==> inputs of build 98 <==
// BobTop
module BobTop (
	clock,
	reset,
	rx,
	runway_override,
	emergency_override,
	tx,
	framing_error,
	runway_active,
	emergency,
	receiving,
	sending
);
clock: 17.5 ns
lec_check: 0
cap_margin: 20
cell_pad_in_sites_detail_placement: 2
core_margin: 4
core_utilization: 28
hold_slack_margin: 0.01
max_routing_layer: met4
slew_margin: 40
run.sh (not shown) runs the stock make flow with config.mk's settings and CLKGATE_MAP_FILE=.
==> build 46 (differences from build 98) <==
Settings changed: CELL_PAD_IN_SITES_DETAIL_PLACEMENT 2 to not set, CORE_MARGIN 4 to 2, CORE_UTILIZATION 28 to 72, CTS_CLUSTER_DIAMETER set to 365, CTS_CLUSTER_SIZE set to 22, HOLD_SLACK_MARGIN 0.01 to not set, MAX_ROUTING_LAYER met4 to not set, PLACE_DENSITY_LB_ADDON set to 0.01, SLEW_MARGIN 40 to 20.
==> flow/constraint.sdc (replaced) <==
create_clock -name core_clock -period 11.6 [get_ports {clock}]
set_input_delay 2.3200 -clock core_clock [delete_from_list [all_inputs] [get_ports {clock}]]
set_output_delay 2.3200 -clock core_clock [all_outputs]
set_load 0.01 [all_outputs]
==> trial 17 (differences from build 98) <==
Settings changed: CELL_PAD_IN_SITES_DETAIL_PLACEMENT 2 to not set, CORE_MARGIN 4 to 2, CORE_UTILIZATION 28 to 65, CTS_CLUSTER_DIAMETER set to 28, HOLD_SLACK_MARGIN 0.01 to -0.08, MAX_ROUTING_LAYER met4 to not set, SLEW_MARGIN 40 to 20, TNS_END_PERCENT set to 5.
==> flow/constraint.sdc (replaced) <==
create_clock -name core_clock -period 28.9 [get_ports {clock}]
set_input_delay 5.7800 -clock core_clock [delete_from_list [all_inputs] [get_ports {clock}]]
set_output_delay 5.7800 -clock core_clock [all_outputs]
set_load 0.01 [all_outputs]
==> build 63 (differences from build 98) <==
Settings changed: CORE_UTILIZATION 28 to 38.
==> reports/metrics.csv <==
stage,metric,value,unit
floorplan,chip_area,0.0219,mm²
placement,detailed_place.area,0.0152,mm²
placement,dp_slack,5290,ps
layout,nets,1509,
pwr,p_clk,0.623,mW
pwr,p_clk_share,20.1,%
layout,comb_area,0.00710,mm²
critical_path,cp_data_required_time,9280,ps
pwr,p_int,1.94,mW
detailed_routing,wirelength,32700,µm
run_status,outcome,finished clean,
pwr,switching_share,37.3,%
critical_path,arrival,3980,ps
critical_path,r2r_slack,7920,ps
global_route,grtUsageMet1,40.9,%
detailed_routing,first_iter_violations,913,
layout,clkCellAreaFrac,3.07,%
clock_network,clk_pin_slew_worst_paths,80,ps
timing,period_minus_slack,6300,ps
the above is filed under build 46

==> reports/metrics.csv <==
stage,metric,value,unit
pwr,p_clk_share,43.7,%
layout,nets,1560,
critical_path,cp_data_required_time,23120,ps
global_route,grtUsageMet1,40.7,%
layout,comb_area,0.00709,mm²
layout,clkCellAreaFrac,13.3,%
floorplan,chip_area,0.0242,mm²
detailed_routing,first_iter_violations,1109,
placement,dp_slack,15660,ps
clock_network,clk_pin_slew_worst_paths,40,ps
critical_path,arrival,7470,ps
run_status,outcome,finished clean,
detailed_routing,wirelength,35100,µm
critical_path,r2r_slack,25250,ps
timing,final_max_slew_viol_count,0,
placement,detailed_place.area,0.0153,mm²
the above is filed under trial 17

==> reports/metrics.csv <==
stage,metric,value,unit
floorplan,chip_area,0.0571,mm²
pwr,switching_share,39.0,%
detailed_routing,first_iter_violations,915,
layout,nets,1530,
pwr,p_clk_share,30.2,%
run_status,outcome,finished clean,
layout,clkCellAreaFrac,7.02,%
placement,dp_slack,8740,ps
clock_network,clk_pin_slew_worst_paths,60,ps
detailed_routing,wirelength,52000,µm
layout,comb_area,0.00713,mm²
pwr,p_clk,0.768,mW
critical_path,cp_data_required_time,14000,ps
critical_path,r2r_slack,13580,ps
critical_path,arrival,5280,ps
the above is filed under build 98

==> reports/metrics.csv <==
stage,metric,value,unit
run_status,outcome,finished clean,
critical_path,r2r_slack,13430,ps
placement,detailed_place.area,0.0156,mm²
critical_path,cp_data_required_time,14000,ps
detailed_routing,wirelength,57100,µm
pwr,p_clk_share,30.1,%
placement,dp_slack,8800,ps
layout,nets,1530,
critical_path,arrival,5400,ps
floorplan,chip_area,0.0426,mm²
pwr,switching_share,39.7,%
global_route,grtUsageMet1,31.0,%
the above is filed under build 63


* * *

==> 07-13 <==
Starting RTL as in the previous note.
export LEC_CHECK = 0
export CAP_MARGIN = 20
export CORE_ASPECT_RATIO = 1.75
export CORE_MARGIN = 2
export CORE_UTILIZATION = 72
export CTS_CLUSTER_DIAMETER = 365
export CTS_CLUSTER_SIZE = 22
export HOLD_SLACK_MARGIN = 0.3
export PLACE_DENSITY_LB_ADDON = 0.01
export SETUP_SLACK_MARGIN = 3.31
export SLEW_MARGIN = 20
create_clock -name core_clock -period 11.6 [get_ports {clock}]
==> 03-11: changes against 07-13 <==
Settings changed: CORE_ASPECT_RATIO 1.75 to unset, CORE_UTILIZATION 72 to 66, CTS_CLUSTER_DIAMETER 365 to 28, CTS_CLUSTER_SIZE 22 to unset, HOLD_SLACK_MARGIN 0.3 to -0.08, PLACE_DENSITY_LB_ADDON 0.01 to unset, SETUP_SLACK_MARGIN 3.31 to unset, TNS_END_PERCENT set to 5.
==> flow/constraint.sdc (replaced) <==
create_clock -name core_clock -period 28.5 [get_ports {clock}]
set_input_delay 5.7000 -clock core_clock [delete_from_list [all_inputs] [get_ports {clock}]]
set_output_delay 5.7000 -clock core_clock [all_outputs]
set_load 0.01 [all_outputs]
==> 05-12: changes against 07-13 <==
Settings changed: ABC_AREA set to 1, CORE_ASPECT_RATIO 1.75 to unset, CTS_CLUSTER_DIAMETER 365 to 263, CTS_CLUSTER_SIZE 22 to unset, HOLD_SLACK_MARGIN 0.3 to unset, SETUP_SLACK_MARGIN 3.31 to 2.84.
==> flow/constraint.sdc (replaced) <==
create_clock -name core_clock -period 9.82 [get_ports {clock}]
set_input_delay 1.9640 -clock core_clock [delete_from_list [all_inputs] [get_ports {clock}]]
set_output_delay 1.9640 -clock core_clock [all_outputs]
set_load 0.01 [all_outputs]
==> comparison table <==
| metric | 05-12 | 03-11 | 07-13 |
|---|---|---|---|
| Sequential fraction of design power | 46.5% | 32.7% | 45.1% |
| Placer Congestion | 0.955 | 0.845 | 0.857 |
| Met2 Wirelength | 17400 um | 16400 um | 18200 um |
| Layout Nets | 1932 | 1560 | 1512 |
| Peak supply drop | 0.000152 V | 0.0000625 V | 0.000149 V |
| Worst Hold Margin | 330 ps | 330 ps | 326 ps |
| Final standard cell utilization of the core | 78.5% | 78.0% | 77.3% |
| Worst-case setup margin in the final layout | 4590 ps | 15400 ps | 5300 ps |
| Count of cell instances traversed by the critical path | 3 | 4 | 4 |
| Mean instance size in the synthesized netlist | 8.02 um^2 | 10.1 um^2 | 10.1 um^2 |
| Cells after DPL | 2124 | 1726 | 1690 |
| Clock net power | 1.08 mW | 0.731 mW | 0.623 mW |
| Clock Network Area Fraction | 5.66% | 12.5% | 3.12% |
| Most frequent cell after synthesis | o21ai_0 | dfxtp_1 | dfxtp_1 |
| Number of buffers created by CTS | 30 | 66 | 17 |
| Final cycle utilization of the critical path | 53.3% | 46.0% | 54.3% |
| Status | no timing/DRC/antenna violations | no timing/DRC/antenna violations | no timing/DRC/antenna violations |
| Die Width | 149 um | 154 um | 113 um |
| Register share of the cell area | 43.8% | 41.1% | 45.6% |
| Source of the worst register-to-register timing path | bobby.uart_requests.data_out[6]$_SDFFE_PP0P_ | bobby.fsm.state[3]$_DFF_P_ | bobby.uart_requests.data_out[4]$_SDFFE_PP0P_ |
| Number of tap instances | 275 | 285 | 248 |
| Synthesized-area fraction occupied by ao, oa, aoi and oai cells | 21.3% | 13.3% | 13.3% |
| Chip area from the yosys synthesis statistics | 15200 um^2 | 14900 um^2 | 14900 um^2 |
| Rel. slew slack | 47.6% | 26.4% | 21.4% |
| Post-layout total power | 3.26 mW | 1.75 mW | 3.10 mW |
| Capture instance of the worst register-to-register path | bobby.takeoff_fifo.queue[1]$_DFFE_PP_ | bobby.uart_requests.count[2]$_SDFFE_PP0P_ | bobby.runway_manager.runway[0]$_SDFFE_PP0P_ |

* * *

==> v21: inputs <==
Starting RTL as in the previous note.
clock: 14.4 ns
lec_check: 0
abc_area: 0
cap_margin: 20
cell_pad_in_sites_detail_placement: 0
cell_pad_in_sites_global_placement: 0
core_margin: 4
core_utilization: 39
cts_cluster_diameter: 60
gpl_timing_driven: 1
hold_slack_margin: 0.21
max_routing_layer: met5
place_density: 0.91
setup_slack_margin: 1.33
slew_margin: 20
tns_end_percent: 30
==> v35: changes against v21 <==
==> flow/config.mk (replaced) <==
export PLATFORM = sky130hd
export DESIGN_NAME = BobTop
export DESIGN_NICKNAME = BobTop
export VERILOG_FILES = /design/flow/design.v
export SDC_FILE = /design/flow/constraint.sdc
export NUM_CORES = 4
export LEC_CHECK = 0
export ABC_AREA = 1
export CAP_MARGIN = 5
export CELL_PAD_IN_SITES_DETAIL_PLACEMENT = 0
export CELL_PAD_IN_SITES_GLOBAL_PLACEMENT = 0
export CORE_MARGIN = 2
export CORE_UTILIZATION = 72
export CTS_CLUSTER_DIAMETER = 166
export CTS_CLUSTER_SIZE = 15
export GPL_TIMING_DRIVEN = 1
export HOLD_SLACK_MARGIN = 0.09
export MAX_ROUTING_LAYER = met5
export PLACE_DENSITY = 0.78
export SLEW_MARGIN = 40
==> flow/constraint.sdc (replaced) <==
create_clock -name core_clock -period 9.82 [get_ports {clock}]
set_input_delay 1.9640 -clock core_clock [delete_from_list [all_inputs] [get_ports {clock}]]
set_output_delay 1.9640 -clock core_clock [all_outputs]
set_load 0.01 [all_outputs]
==> results <==
- Between v21 and v35, the lower area after synthesis is in v21 (gap 1.8%, measured against v35).
- In v35 the via count is higher than in v21, by about 16%.
- Between v35 and v21, the lower critical path depth is in v35 (gap 1).
- Between v35 and v21, the lower first-iteration DRC count is in v21 (gap 28%, measured against v21).
- Of v35 and v21, v21 has the higher clock skew (gap 0.0034 ns).
- Between v21 and v35, the lower routed wire length is in v21 (gap 6.1%, measured against v35).
- Against v35, the sequential share of layout area of v21 is lower by 1.2 points.
- In v21 the combinational power is larger than in v35, by 34%.
==> figures <==
| metric | v35 | v21 |
|---|---|---|
| Clk network pwr share | 0.285 | 0.279 |
| Met3 WL | 3.057 mm | 2.224 mm |
| Min-delay src | eo_temp | ro_temp[0] |
| Reg-to-reg critical path startpoint | bobby.landing_fifo.count[1] | bobby.fsm.state[6] |
| Avg Synthesized Cell Area | 8.020 µm² | 10.10 µm² |
| Post-layout total power | 3.049 mW | 2.795 mW |
| Length of the first detailed-routing pass in iterations | 5 | 6 |
| Number of clock buffers inserted by TritonCTS | 23 | 29 |
| Floorplan die area | 0.02231 mm² | 0.04151 mm² |
| Number of vias per cell | 6.147 | 5.699 |
| Yosys-reported design area after synthesis | 0.01521 mm² | 0.01494 mm² |
| Global placement routability congestion | 0.9509 | 0.8852 |
| Area post-placement | 0.01547 mm² | 0.01557 mm² |
| Post-Syn Instances | 1897 | 1480 |
| Share of the yosys chip area belonging to registers | 0.4724 | 0.4810 |
| Non-clock inverters | 291 | 117 |
| Outcome | no timing/DRC/antenna violations | no timing/DRC/antenna violations |
| Area share of and/or/nand/nor cells after synthesis | 0.1684 | 0.1576 |

* * *

==> inputs of run a <==
Starting RTL as in the previous note.
clock: 19.5 ns
lec_check: 0
cap_margin: 30
cell_pad_in_sites_detail_placement: 2
core_margin: 4
core_utilization: 28
cts_cluster_diameter: 338
gpl_timing_driven: 0
hold_slack_margin: 0.01
max_routing_layer: met4
place_density: 0.83
slew_margin: 25
tns_end_percent: 25
==> run b (differences from run a) <==
Settings changed: CAP_MARGIN 30 to 20, CELL_PAD_IN_SITES_DETAIL_PLACEMENT 2 to default, CORE_MARGIN 4 to 2, CORE_UTILIZATION 28 to 58, CTS_CLUSTER_DIAMETER 338 to default, GPL_TIMING_DRIVEN 0 to default, HOLD_SLACK_MARGIN 0.01 to -0.08, MAX_ROUTING_LAYER met4 to default, PLACE_DENSITY 0.83 to default, SLEW_MARGIN 25 to 20, TNS_END_PERCENT 25 to 5.
==> flow/constraint.sdc (replaced) <==
create_clock -name core_clock -period 24.2 [get_ports {clock}]
set_input_delay 4.8400 -clock core_clock [delete_from_list [all_inputs] [get_ports {clock}]]
set_output_delay 4.8400 -clock core_clock [all_outputs]
set_load 0.01 [all_outputs]
==> run c (differences from run a) <==
Settings changed: CAP_MARGIN 30 to 20, CELL_PAD_IN_SITES_DETAIL_PLACEMENT 2 to default, CORE_MARGIN 4 to 2, CORE_UTILIZATION 28 to 45, CTS_CLUSTER_DIAMETER 338 to default, GPL_TIMING_DRIVEN 0 to default, HOLD_SLACK_MARGIN 0.01 to default, MAX_ROUTING_LAYER met4 to default, PLACE_DENSITY 0.83 to default, SLEW_MARGIN 25 to 20, TNS_END_PERCENT 25 to default.
==> flow/constraint.sdc (replaced) <==
create_clock -name core_clock -period 40.0 [get_ports {clock}]
set_input_delay 8.0000 -clock core_clock [delete_from_list [all_inputs] [get_ports {clock}]]
set_output_delay 8.0000 -clock core_clock [all_outputs]
set_load 0.01 [all_outputs]
==> notes <==
- Run b produced a clean layout. Run a completed without violations. Run c ran to the end with no violations.
- In critical path depth, run c and run a do not differ.
- The lowest clock skew belongs to run c, the highest to run a.
- The highest design area belongs to run a, the lowest to run b.
- Clock-buffer cell count, lowest first: run b, run c, run a.
- Between run a and run b, the lower power is in run b (gap 45%, measured against run b).
- The highest core utilization belongs to run b, the lowest to run a.
- Via count, lowest first: run c, run b, run a.
- The lowest final cell count belongs to run b, the highest to run a.
==> figures <==
metric	run b	run c	run a
Result of the run	no timing/DRC/antenna violations	no timing/DRC/antenna violations	no timing/DRC/antenna violations
First-pass iteration count of the detailed router	7	5	7
Sequential share of power	39.5%	39.1%	33.9%
Total routed wire length on the met1 layer	15900 µm	16400 µm	23700 µm
End of the worst hold path	eo_sync$_DFF_P_	ro_sync[1]$_DFF_P_	ro_sync[0]$_DFF_P_
Average wire per standard cell	18.2 µm	17.5 µm	30.1 µm
Worst Hold Slack	0.327 ns	0.336 ns	0.332 ns
Hold Path Origin	eo_temp$_DFF_P_	ro_temp[1]$_DFF_P_	ro_temp[0]$_DFF_P_
Power share of the clock group	29.6%	30.8%	29.8%
Rel. slew slack	23.0%	26.9%	30.2%
Routed length on met3	2080 µm	1610 µm	4520 µm
Met2 demand-to-capacity share in global routing	38.5%	31.4%	41.3%
Detail-routed via count per cell	6.02	5.63	6.03
DRC marker count from the first detailed-route iteration	1081	755	1298
Number of buffers inserted by port buffering	12	12	11
Seq area share	43.7%	43.2%	41.5%
Number of standard cells in the final layout excluding fillers	1828	1944	2256

* * *

==> v29 <==
BobTop again, from the RTL that the note above started with.
clock: 9.91 ns
lec_check: 0
cap_margin: 20
cell_pad_in_sites_detail_placement: 2
core_margin: 2
core_utilization: 18
cts_cluster_diameter: 364
cts_cluster_size: 20
gpl_timing_driven: 1
setup_slack_margin: 1.1
slew_margin: 20
==> inputs of v18, as changes to v29 <==
- ABC_AREA: unset -> 1
- CAP_MARGIN: 20 -> 0
- CELL_PAD_IN_SITES_DETAIL_PLACEMENT: 2 -> unset
- CORE_UTILIZATION: 18 -> 72
- CTS_CLUSTER_DIAMETER: 364 -> unset
- CTS_CLUSTER_SIZE: 20 -> 14
- GPL_TIMING_DRIVEN: 1 -> unset
- PLACE_DENSITY_LB_ADDON: unset -> 0.12
- SETUP_SLACK_MARGIN: 1.1 -> 2.86
==> flow/constraint.sdc (replaced) <==
create_clock -name core_clock -period 9.82 [get_ports {clock}]
set_input_delay 1.9640 -clock core_clock [delete_from_list [all_inputs] [get_ports {clock}]]
set_output_delay 1.9640 -clock core_clock [all_outputs]
set_load 0.01 [all_outputs]
==> inputs of v2, as changes to v29 <==
- CELL_PAD_IN_SITES_DETAIL_PLACEMENT: 2 -> unset
- CORE_UTILIZATION: 18 -> 72
- CTS_CLUSTER_DIAMETER: 364 -> 151
- CTS_CLUSTER_SIZE: 20 -> unset
- GPL_TIMING_DRIVEN: 1 -> unset
- SETUP_SLACK_MARGIN: 1.1 -> unset
==> flow/constraint.sdc (replaced) <==
create_clock -name core_clock -period 11.8 [get_ports {clock}]
set_input_delay 2.3600 -clock core_clock [delete_from_list [all_inputs] [get_ports {clock}]]
set_output_delay 2.3600 -clock core_clock [all_outputs]
set_load 0.01 [all_outputs]
==> qor summary <==
Run status: v2 no timing/DRC/antenna violations; v29 no timing/DRC/antenna violations; v18 no timing/DRC/antenna violations
Largest incremental delay on the critical path: v2 0.54 ns; v29 0.54 ns; v18 0.57 ns
Number of cells in Yosys stat: v2 1480; v29 1480; v18 1897
Worst-Margin Slew: v2 1.165 ns; v29 0.8999 ns; v18 0.9254 ns
Total die size: v2 21920 sq um; v29 85340 sq um; v18 22310 sq um
Standard-cell rows: v2 52; v29 105; v18 53
Number of tapcells: v2 270; v29 1070; v18 275
Vertical extent of the die: v2 148.1 microns; v29 292.1 microns; v18 149.4 microns
Total number of warnings across the stage logs: v2 48; v29 46; v18 46
Number of nets in the synthesized netlist: v2 1531; v29 1531; v18 1948
Synthesis area per yosys: v2 14940 sq um; v29 14940 sq um; v18 15210 sq um
Maximum resistive drop on vdd: v2 0.1637 mV; v29 0.1184 mV; v18 0.1749 mV
Mean post-synth cell area: v2 10.10 sq um; v29 10.10 sq um; v18 8.020 sq um
Clock buffers: v2 40; v29 30; v18 41
Power per Cell Area: v2 210.2 nW/um^2; v29 227.6 nW/um^2; v18 200.9 nW/um^2
Yosys xor share: v2 3.994%; v29 3.994%; v18 1.505%
Simple-gate share of the synthesized area: v2 15.76%; v29 15.76%; v18 16.84%
Logic area: v2 7096 sq um; v29 7118 sq um; v18 6648 sq um
Overall track demand over capacity in global routing: v2 30.93%; v29 10.24%; v18 33.39%
No activity file was given, so power comes from the tool's default toggle rates.
